Setup of v6:
==> flow/design.v <==
module pe (
    input clk, en,
    input      [7:0] a, b,
    output reg [15:0] out
);
    always @(posedge clk) begin
        if (en) begin
            out <= a*b;
        end else begin  
            out <= 0;
        end
    end
endmodule
module cu_engine (
    input  clk, nrst,
    input  [71:0] filter, 
    input  [23:0] data_in,
    input  [ 8:0] pe_en_ctrl,
    output [15:0] pe_out
);
    reg [23:0] dff [0:1];
    wire [143:0] psum;
    pe pe00 (.clk(clk), .en(pe_en_ctrl[0]), .a(data_in[ 7: 0]), .b(filter[ 7: 0]), .out(psum[15: 0]));
    pe pe10 (.clk(clk), .en(pe_en_ctrl[1]), .a(data_in[15: 8]), .b(filter[15: 8]), .out(psum[31:16]));
    pe pe20 (.clk(clk), .en(pe_en_ctrl[2]), .a(data_in[23:16]), .b(filter[23:16]), .out(psum[47:32]));
    pe pe01 (.clk(clk), .en(pe_en_ctrl[3]), .a(dff[0][ 7: 0]), .b(filter[31:24]), .out(psum[63:48]));
    pe pe11 (.clk(clk), .en(pe_en_ctrl[4]), .a(dff[0][15: 8]), .b(filter[39:32]), .out(psum[79:64]));
    pe pe21 (.clk(clk), .en(pe_en_ctrl[5]), .a(dff[0][23:16]), .b(filter[47:40]), .out(psum[95:80]));
    pe pe02 (.clk(clk), .en(pe_en_ctrl[6]), .a(dff[1][ 7: 0]), .b(filter[55:48]), .out(psum[111: 96]));
    pe pe12 (.clk(clk), .en(pe_en_ctrl[7]), .a(dff[1][15: 8]), .b(filter[63:56]), .out(psum[127:112]));
    pe pe22 (.clk(clk), .en(pe_en_ctrl[8]), .a(dff[1][23:16]), .b(filter[71:64]), .out(psum[143:128]));
    always @(posedge clk) begin
        if (!nrst) begin
            dff[0] <= 0;
            dff[1] <= 0;
        end else begin
            dff[0] <= data_in;
            dff[1] <= dff[0]; 
        end
    end
    assign pe_out = psum[15:0] + psum[31:16] + psum[47:32] + psum[63:48] + psum[79:64] + psum[95:80] + psum[111:96] + psum[127:112] + psum[143:128];
endmodule
clock: 3.7 ns
lec_check: 0
abc_area: 1
cap_margin: 0
core_margin: 2
core_utilization: 72
cts_cluster_size: 11
gpl_routability_driven: 0
hold_slack_margin: 0.29
slew_margin: 20
tns_end_percent: 10
run.sh (not shown) runs the stock make flow with config.mk's settings and CLKGATE_MAP_FILE=.
v6 finished all stages; layout check result: FAIL, due to setup timing.
## Diff of input files: v7 against v6
Settings: TNS_END_PERCENT no longer set, was 10; HOLD_SLACK_MARGIN no longer set, was 0.29; ABC_AREA no longer set, was 1; CTS_CLUSTER_SIZE no longer set, was 11; CAP_MARGIN now 20, was 0; GPL_ROUTABILITY_DRIVEN no longer set, was 0; CORE_UTILIZATION now 11, was 72; the clock period (ns, I/O delays scaled along) now 7.95, was 3.7.
--- outcome ---
The flow did not stop early for v7: all stages ran, and the layout cleared the timing, design-rule and antenna checks.
Going from v6 to v7, number of global-route vias before repair went down; non-filler instance count after layout grew by about 30%; non-clock buffer count now sits lower; utilization of the core after routing went down 76 points.
v7 vs v6: synthesized cell count down by more than a quarter
Going from v6 to v7, worst setup margin grew by 2.38 ns, via count shrank by about 30%.
From v6 to v7 the numbers moved as follows: critical path depth shows an increase of 2; power share of the combinational group shows a reduction of 5.6 points.
Compared with v6, v7 shows initial antenna violation count higher by 74.
Summary of the comparison: number of well-tap cells placed is higher in v7, relative to v6.

* * *

== onyx ==
// cu_engine: RTL as listed in full above, without the edits since
==> flow/config.mk <==
export PLATFORM = sky130hd
export DESIGN_NAME = cu_engine
export DESIGN_NICKNAME = cu_engine
export VERILOG_FILES = /design/flow/design.v
export SDC_FILE = /design/flow/constraint.sdc
export NUM_CORES = 4
export LEC_CHECK = 0
export ABC_AREA = 1
export CAP_MARGIN = 0
export CELL_PAD_IN_SITES_DETAIL_PLACEMENT = 0
export CELL_PAD_IN_SITES_GLOBAL_PLACEMENT = 3
export CORE_ASPECT_RATIO = 0.91
export CORE_MARGIN = 2
export CORE_UTILIZATION = 32
export CTS_CLUSTER_DIAMETER = 222
export CTS_CLUSTER_SIZE = 98
export GPL_ROUTABILITY_DRIVEN = 0
export GPL_TIMING_DRIVEN = 0
export MAX_ROUTING_LAYER = met5
export MIN_ROUTING_LAYER = met1
export SETUP_SLACK_MARGIN = 1.0
export SLEW_MARGIN = 0
export TNS_END_PERCENT = 15
==> flow/constraint.sdc <==
create_clock -name core_clock -period 3.55 [get_ports {clk}]
set_input_delay 0.7100 -clock core_clock [delete_from_list [all_inputs] [get_ports {clk}]]
set_output_delay 0.7100 -clock core_clock [all_outputs]
set_load 0.01 [all_outputs]
onyx: complete, dirty (negative setup slack)
### onyx -> umber
==> flow/config.mk <==
export PLATFORM = sky130hd
export DESIGN_NAME = cu_engine
export DESIGN_NICKNAME = cu_engine
export VERILOG_FILES = /design/flow/design.v
export SDC_FILE = /design/flow/constraint.sdc
export NUM_CORES = 4
export LEC_CHECK = 0
export CAP_MARGIN = 20
export CELL_PAD_IN_SITES_DETAIL_PLACEMENT = 0
export CELL_PAD_IN_SITES_GLOBAL_PLACEMENT = 0
export CORE_ASPECT_RATIO = 0.91
export CORE_MARGIN = 2
export CORE_UTILIZATION = 60
export CTS_CLUSTER_SIZE = 49
export GPL_ROUTABILITY_DRIVEN = 0
export GPL_TIMING_DRIVEN = 1
export MAX_ROUTING_LAYER = met5
export MIN_ROUTING_LAYER = met1
export SLEW_MARGIN = 20
==> flow/constraint.sdc <==
create_clock -name core_clock -period 2.13 [get_ports {clk}]
set_input_delay 0.4260 -clock core_clock [delete_from_list [all_inputs] [get_ports {clk}]]
set_output_delay 0.4260 -clock core_clock [all_outputs]
set_load 0.01 [all_outputs]
[summary]
To summarise umber: no stage aborted, but the layout did not pass its checks, failing on negative setup slack.
Diff umber and onyx: total power higher in umber
Compared with onyx, umber shows cell count listed in synth_stat.txt lower by about 26%.
| die width | higher: onyx |
umber vs. onyx: met2 routed wirelength stayed essentially flat; floorplan net count fell by 21%; length of routed met3 wiring rose by about 20%.
The run showing the greater fraction of power consumed by the clock network is umber.
Inputs modified between umber and tundra:
==> flow/config.mk <==
export PLATFORM = sky130hd
export DESIGN_NAME = cu_engine
export DESIGN_NICKNAME = cu_engine
export VERILOG_FILES = /design/flow/design.v
export SDC_FILE = /design/flow/constraint.sdc
export NUM_CORES = 4
export LEC_CHECK = 0
export CAP_MARGIN = 20
export CORE_MARGIN = 2
export CORE_UTILIZATION = 40
export SLEW_MARGIN = 20
==> flow/constraint.sdc <==
create_clock -name core_clock -period 6.2 [get_ports {clk}]
set_input_delay 1.2400 -clock core_clock [delete_from_list [all_inputs] [get_ports {clk}]]
set_output_delay 1.2400 -clock core_clock [all_outputs]
set_load 0.01 [all_outputs]
## What came out
Relative to umber, internal reg-to-reg setup slack increased by 3860 ps in tundra.
Against umber, area of all placed cells without fillers in tundra came out better.
Layout-stage area growth over the synthesis result for tundra is lower than for umber.
Sort umber and tundra by height of the die desc -> top: tundra
In tundra relative to umber, routed wire length had gone down by more than 10%.
The flow did not stop early for tundra: all stages ran, and the layout cleared the timing, design-rule and antenna checks.
In tundra, the multi-input logic portion of the cell area came out 5.1 points above the value in umber.
Final cell utilization of the core was lower in the run labelled tundra.
Inputs modified between tundra and delta:
--- a/flow/config.mk
+++ b/flow/config.mk
@@ -7,5 +7,10 @@
 export LEC_CHECK = 0
+export ABC_AREA = 1
 export CAP_MARGIN = 20
-export CORE_MARGIN = 2
+export CORE_MARGIN = 9
 export CORE_UTILIZATION = 40
-export SLEW_MARGIN = 20
+export CTS_CLUSTER_DIAMETER = 275
+export HOLD_SLACK_MARGIN = 0.11
+export MIN_ROUTING_LAYER = met2
+export PLACE_DENSITY_LB_ADDON = 0.07
+export SLEW_MARGIN = 10
### Flow results
For tundra, the critical path startpoint was pe00.out[2], unlike delta, where it was pe02.out[10]. tundra → delta: final worst setup slack essentially unchanged; gate count of the mapped netlist +983; largest fanout on the critical path shows an increase of 3; routed wire length picked up an extra 20%; total nets after synthesis now larger. Going from tundra to delta, total global-route track usage now larger, cell area now larger, hold-critical path depth now larger, area fraction in and, or, nand and nor cells now smaller.
Changes in amber relative to delta:
--- a/flow/config.mk
+++ b/flow/config.mk
@@ -8,7 +8,13 @@
 export ABC_AREA = 1
-export CAP_MARGIN = 20
+export CAP_MARGIN = 35
+export CELL_PAD_IN_SITES_DETAIL_PLACEMENT = 2
+export CELL_PAD_IN_SITES_GLOBAL_PLACEMENT = 3
 export CORE_MARGIN = 9
 export CORE_UTILIZATION = 40
-export CTS_CLUSTER_DIAMETER = 275
+export CTS_CLUSTER_DIAMETER = 208
+export CTS_CLUSTER_SIZE = 60
+export GPL_ROUTABILITY_DRIVEN = 0
+export GPL_TIMING_DRIVEN = 1
 export HOLD_SLACK_MARGIN = 0.11
+export MAX_ROUTING_LAYER = met5
 export MIN_ROUTING_LAYER = met2
@@ -16 +22,2 @@
 export SLEW_MARGIN = 10
+export TNS_END_PERCENT = 90
Notes after the runs:
- Taking delta as the reference, in amber via count saw an increase; number of cells on the worst reg-to-reg path has increased.
- Total iterations of the first detailed-routing run delta for amber relative to delta: 1 lower
- Status amber: flow complete, layout not clean - negative setup slack
- In the reports for amber and delta, the smaller power belongs to delta.
- Re placement-stage cell area: amber and delta aren't equal, and the higher value belongs to amber.
- Relative to delta, the combinational fraction of design power of amber is higher by 1.0 points.
What zinc does differently from amber at the input level:
==> flow/config.mk <==
export PLATFORM = sky130hd
export DESIGN_NAME = cu_engine
export DESIGN_NICKNAME = cu_engine
export VERILOG_FILES = /design/flow/design.v
export SDC_FILE = /design/flow/constraint.sdc
export NUM_CORES = 4
export LEC_CHECK = 0
export CAP_MARGIN = 20
export CORE_MARGIN = 2
export CORE_UTILIZATION = 40
export SLEW_MARGIN = 20
==> flow/constraint.sdc <==
create_clock -name core_clock -period 6.07 [get_ports {clk}]
set_input_delay 1.2140 -clock core_clock [delete_from_list [all_inputs] [get_ports {clk}]]
set_output_delay 1.2140 -clock core_clock [all_outputs]
set_load 0.01 [all_outputs]
### Flow results
zinc: flow completed, timing, DRC and antenna clean
The layout from amber, despite a flow that completed every stage, fails the layout checks, with the failing checks listed as negative setup slack.
~same depth of the CTS H-tree in zinc and amber
Looking at busiest metal layer after global routing, the met3 result is from amber; the met2 one comes from zinc.
Against amber, area of the core region in zinc fell by a few percent.
In the flow results for zinc and amber, the setup slack is larger on zinc.
Power dissipated in combinational cells was higher in the run labelled amber.
Between amber and zinc, the flow reports routed wire length decreasing by more than a quarter.

* * *

// cu_engine: RTL as listed in full above, without the edits since
==> flow/config.mk <==
export PLATFORM = sky130hd
export DESIGN_NAME = cu_engine
export DESIGN_NICKNAME = cu_engine
export VERILOG_FILES = /design/flow/design.v
export SDC_FILE = /design/flow/constraint.sdc
export NUM_CORES = 4
export LEC_CHECK = 0
export CAP_MARGIN = 15
export CORE_MARGIN = 2
export CORE_UTILIZATION = 68
export CTS_CLUSTER_DIAMETER = 362
export CTS_CLUSTER_SIZE = 61
export HOLD_SLACK_MARGIN = -0.09
export MAX_ROUTING_LAYER = met4
export SETUP_SLACK_MARGIN = 1.0
export SLEW_MARGIN = 20
export TNS_END_PERCENT = 5
==> flow/constraint.sdc <==
create_clock -name core_clock -period 3.99 [get_ports {clk}]
set_input_delay 0.7980 -clock core_clock [delete_from_list [all_inputs] [get_ports {clk}]]
set_output_delay 0.7980 -clock core_clock [all_outputs]
set_load 0.01 [all_outputs]
The starting point finished but failed the layout checks on setup timing.
Edit:
CAP_MARGIN = 20   (was 15)
CORE_UTILIZATION = 72   (was 68)
CTS_CLUSTER_DIAMETER = not set   (was 362)
CTS_CLUSTER_SIZE = 50   (was 61)
PLACE_DENSITY_LB_ADDON = 0.0   (was not set)
SETUP_SLACK_MARGIN = not set   (was 1.0)
TNS_END_PERCENT = not set   (was 5)
clock period = 5.11 ns   (was 3.99 ns; I/O delays follow)
The new run reached the layout checks and failed them: setup timing.
Cell count falls by 5.7%.
Critical path depth falls by 1.
Worst setup slack gains 1400 ps.

* * *

## exp/zinc
// cu_engine: RTL as listed in full above, without the edits since
==> flow/config.mk <==
export PLATFORM = sky130hd
export DESIGN_NAME = cu_engine
export DESIGN_NICKNAME = cu_engine
export VERILOG_FILES = /design/flow/design.v
export SDC_FILE = /design/flow/constraint.sdc
export NUM_CORES = 4
export LEC_CHECK = 0
export CAP_MARGIN = 20
export CELL_PAD_IN_SITES_DETAIL_PLACEMENT = 0
export CELL_PAD_IN_SITES_GLOBAL_PLACEMENT = 0
export CORE_ASPECT_RATIO = 0.91
export CORE_MARGIN = 2
export CORE_UTILIZATION = 66
export GPL_ROUTABILITY_DRIVEN = 0
export GPL_TIMING_DRIVEN = 1
export MAX_ROUTING_LAYER = met4
export MIN_ROUTING_LAYER = met1
export SETUP_SLACK_MARGIN = 0.84
export SLEW_MARGIN = 20
==> flow/constraint.sdc <==
create_clock -name core_clock -period 5.32 [get_ports {clk}]
set_input_delay 1.0640 -clock core_clock [delete_from_list [all_inputs] [get_ports {clk}]]
set_output_delay 1.0640 -clock core_clock [all_outputs]
set_load 0.01 [all_outputs]
The final report for exp/zinc shows a completed flow and a layout that fails verification, specifically setup timing.
Setup changes, exp/zinc to exp/umber
# exp/zinc
export LEC_CHECK = 0
export CAP_MARGIN = 20
export CELL_PAD_IN_SITES_DETAIL_PLACEMENT = 0
export CELL_PAD_IN_SITES_GLOBAL_PLACEMENT = 0
export CORE_ASPECT_RATIO = 0.91
export CORE_MARGIN = 2
export CORE_UTILIZATION = 66
export GPL_ROUTABILITY_DRIVEN = 0
export GPL_TIMING_DRIVEN = 1
export MAX_ROUTING_LAYER = met4
export MIN_ROUTING_LAYER = met1
export SETUP_SLACK_MARGIN = 0.84
export SLEW_MARGIN = 20
create_clock -name core_clock -period 5.32 [get_ports {clk}]
# exp/umber
export LEC_CHECK = 0
export CAP_MARGIN = 20
export CELL_PAD_IN_SITES_DETAIL_PLACEMENT = 0
export CELL_PAD_IN_SITES_GLOBAL_PLACEMENT = 0
export CORE_ASPECT_RATIO = 0.91
export CORE_MARGIN = 2
export CORE_UTILIZATION = 72
export CTS_CLUSTER_DIAMETER = 43
export CTS_CLUSTER_SIZE = 37
export GPL_ROUTABILITY_DRIVEN = 1
export GPL_TIMING_DRIVEN = 1
export MAX_ROUTING_LAYER = met4
export MIN_ROUTING_LAYER = met1
export SETUP_SLACK_MARGIN = 0.6
export SLEW_MARGIN = 20
create_clock -name core_clock -period 5.32 [get_ports {clk}]
Met3 demand-to-capacity share in global routing (lower): exp/zinc. Every stage of exp/umber finished as expected; the final checks, on the other hand, flagged setup timing, which means the layout fails. Summary of the comparison: global router's overall resource usage is higher in exp/umber, relative to exp/zinc. Sort exp/zinc and exp/umber by first-pass GRT wire length desc -> top: exp/umber.
#### Input delta (exp/cedar over exp/umber)
# exp/umber
export LEC_CHECK = 0
export CAP_MARGIN = 20
export CELL_PAD_IN_SITES_DETAIL_PLACEMENT = 0
export CELL_PAD_IN_SITES_GLOBAL_PLACEMENT = 0
export CORE_ASPECT_RATIO = 0.91
export CORE_MARGIN = 2
export CORE_UTILIZATION = 72
export CTS_CLUSTER_DIAMETER = 43
export CTS_CLUSTER_SIZE = 37
export GPL_ROUTABILITY_DRIVEN = 1
export GPL_TIMING_DRIVEN = 1
export MAX_ROUTING_LAYER = met4
export MIN_ROUTING_LAYER = met1
export SETUP_SLACK_MARGIN = 0.6
export SLEW_MARGIN = 20
create_clock -name core_clock -period 5.32 [get_ports {clk}]
# exp/cedar
export LEC_CHECK = 0
export CAP_MARGIN = 20
export CELL_PAD_IN_SITES_DETAIL_PLACEMENT = 0
export CELL_PAD_IN_SITES_GLOBAL_PLACEMENT = 0
export CORE_ASPECT_RATIO = 0.91
export CORE_MARGIN = 3
export CORE_UTILIZATION = 68
export CTS_CLUSTER_SIZE = 33
export GPL_ROUTABILITY_DRIVEN = 0
export GPL_TIMING_DRIVEN = 1
export MAX_ROUTING_LAYER = met5
export MIN_ROUTING_LAYER = met1
export SLEW_MARGIN = 20
create_clock -name core_clock -period 2.13 [get_ports {clk}]
Notes after the runs:
exp/cedar against exp/umber: worst slack at placement -2.63 ns; vertical extent of the die saw an increase. Taking exp/umber as the reference, in exp/cedar register share after synthesis held, placed wire-length estimate went up 9.8%, instance area at placement went up 10%, initial core utilization went down 3.1 points, distinct cell type count of the synthesized netlist held. Compared with exp/umber, exp/cedar shows a higher number of core rows. Diff exp/cedar..exp/umber | number of hold buffers added after CTS | unchanged. exp/cedar against exp/umber; area inside the core boundary is up by a few percent. As the logs show, exp/cedar stopped at 5_1_grt after a tool error, so it never reached the end of the flow. The per-instance average area after synthesis on exp/umber is in line with that on exp/cedar.
The following lists how exp/harbor was set up differently from exp/cedar:
# exp/cedar
export LEC_CHECK = 0
export CAP_MARGIN = 20
export CELL_PAD_IN_SITES_DETAIL_PLACEMENT = 0
export CELL_PAD_IN_SITES_GLOBAL_PLACEMENT = 0
export CORE_ASPECT_RATIO = 0.91
export CORE_MARGIN = 3
export CORE_UTILIZATION = 68
export CTS_CLUSTER_SIZE = 33
export GPL_ROUTABILITY_DRIVEN = 0
export GPL_TIMING_DRIVEN = 1
export MAX_ROUTING_LAYER = met5
export MIN_ROUTING_LAYER = met1
export SLEW_MARGIN = 20
create_clock -name core_clock -period 2.13 [get_ports {clk}]
# exp/harbor
export LEC_CHECK = 0
export CAP_MARGIN = 20
export CELL_PAD_IN_SITES_DETAIL_PLACEMENT = 0
export CELL_PAD_IN_SITES_GLOBAL_PLACEMENT = 0
export CORE_ASPECT_RATIO = 0.91
export CORE_MARGIN = 2
export CORE_UTILIZATION = 70
export CTS_CLUSTER_DIAMETER = 43
export CTS_CLUSTER_SIZE = 37
export GPL_ROUTABILITY_DRIVEN = 1
export GPL_TIMING_DRIVEN = 1
export MAX_ROUTING_LAYER = met4
export MIN_ROUTING_LAYER = met1
export SETUP_SLACK_MARGIN = -0.37
export SLEW_MARGIN = 20
create_clock -name core_clock -period 3.63 [get_ports {clk}]
Results
Stage in which a tool error killed exp/cedar: 5_1_grt. In exp/harbor the implementation ran to completion but is not tape-out ready, as the final checks report setup timing. Count of buffers added by post-CTS timing repair for setup in exp/harbor is 25% lower than in exp/cedar. exp/harbor -> exp/cedar: simple logic cell fraction of the synthesized area delta 0, exact match. exp/harbor vs exp/cedar — die area dropped 2000 um^2. As far as number of levels in the clock H-tree goes, exp/cedar and exp/harbor are indistinguishable; the numbers are identical.
Here is what was changed in the inputs of exp/yarrow compared with exp/harbor.
# exp/harbor
export LEC_CHECK = 0
export CAP_MARGIN = 20
export CELL_PAD_IN_SITES_DETAIL_PLACEMENT = 0
export CELL_PAD_IN_SITES_GLOBAL_PLACEMENT = 0
export CORE_ASPECT_RATIO = 0.91
export CORE_MARGIN = 2
export CORE_UTILIZATION = 70
export CTS_CLUSTER_DIAMETER = 43
export CTS_CLUSTER_SIZE = 37
export GPL_ROUTABILITY_DRIVEN = 1
export GPL_TIMING_DRIVEN = 1
export MAX_ROUTING_LAYER = met4
export MIN_ROUTING_LAYER = met1
export SETUP_SLACK_MARGIN = -0.37
export SLEW_MARGIN = 20
create_clock -name core_clock -period 3.63 [get_ports {clk}]
# exp/yarrow
export LEC_CHECK = 0
export CAP_MARGIN = 20
export CELL_PAD_IN_SITES_DETAIL_PLACEMENT = 0
export CELL_PAD_IN_SITES_GLOBAL_PLACEMENT = 0
export CORE_ASPECT_RATIO = 0.91
export CORE_MARGIN = 2
export CORE_UTILIZATION = 66
export GPL_ROUTABILITY_DRIVEN = 1
export GPL_TIMING_DRIVEN = 1
export MAX_ROUTING_LAYER = met5
export MIN_ROUTING_LAYER = met1
export SETUP_SLACK_MARGIN = 0.84
export SLEW_MARGIN = 20
create_clock -name core_clock -period 5.32 [get_ports {clk}]
==> results <==
- exp/yarrow finished every stage; the final checks, however, were not passed, the failures being setup timing.
- [exp/yarrow] share of power burned in the clock network rose 0.5 points relative to exp/harbor
- Worst min-delay path class = input port to register: exp/harbor; worst min-delay path class = register to register: exp/yarrow
- From exp/harbor to exp/yarrow the numbers moved as follows: wire length of the first global-routing pass fell 15%; final design instance area without fill fell 2300 um^2; first-iteration DRC count fell 1090.
Power figures rest on the tool's default switching activity, not on a simulated workload.
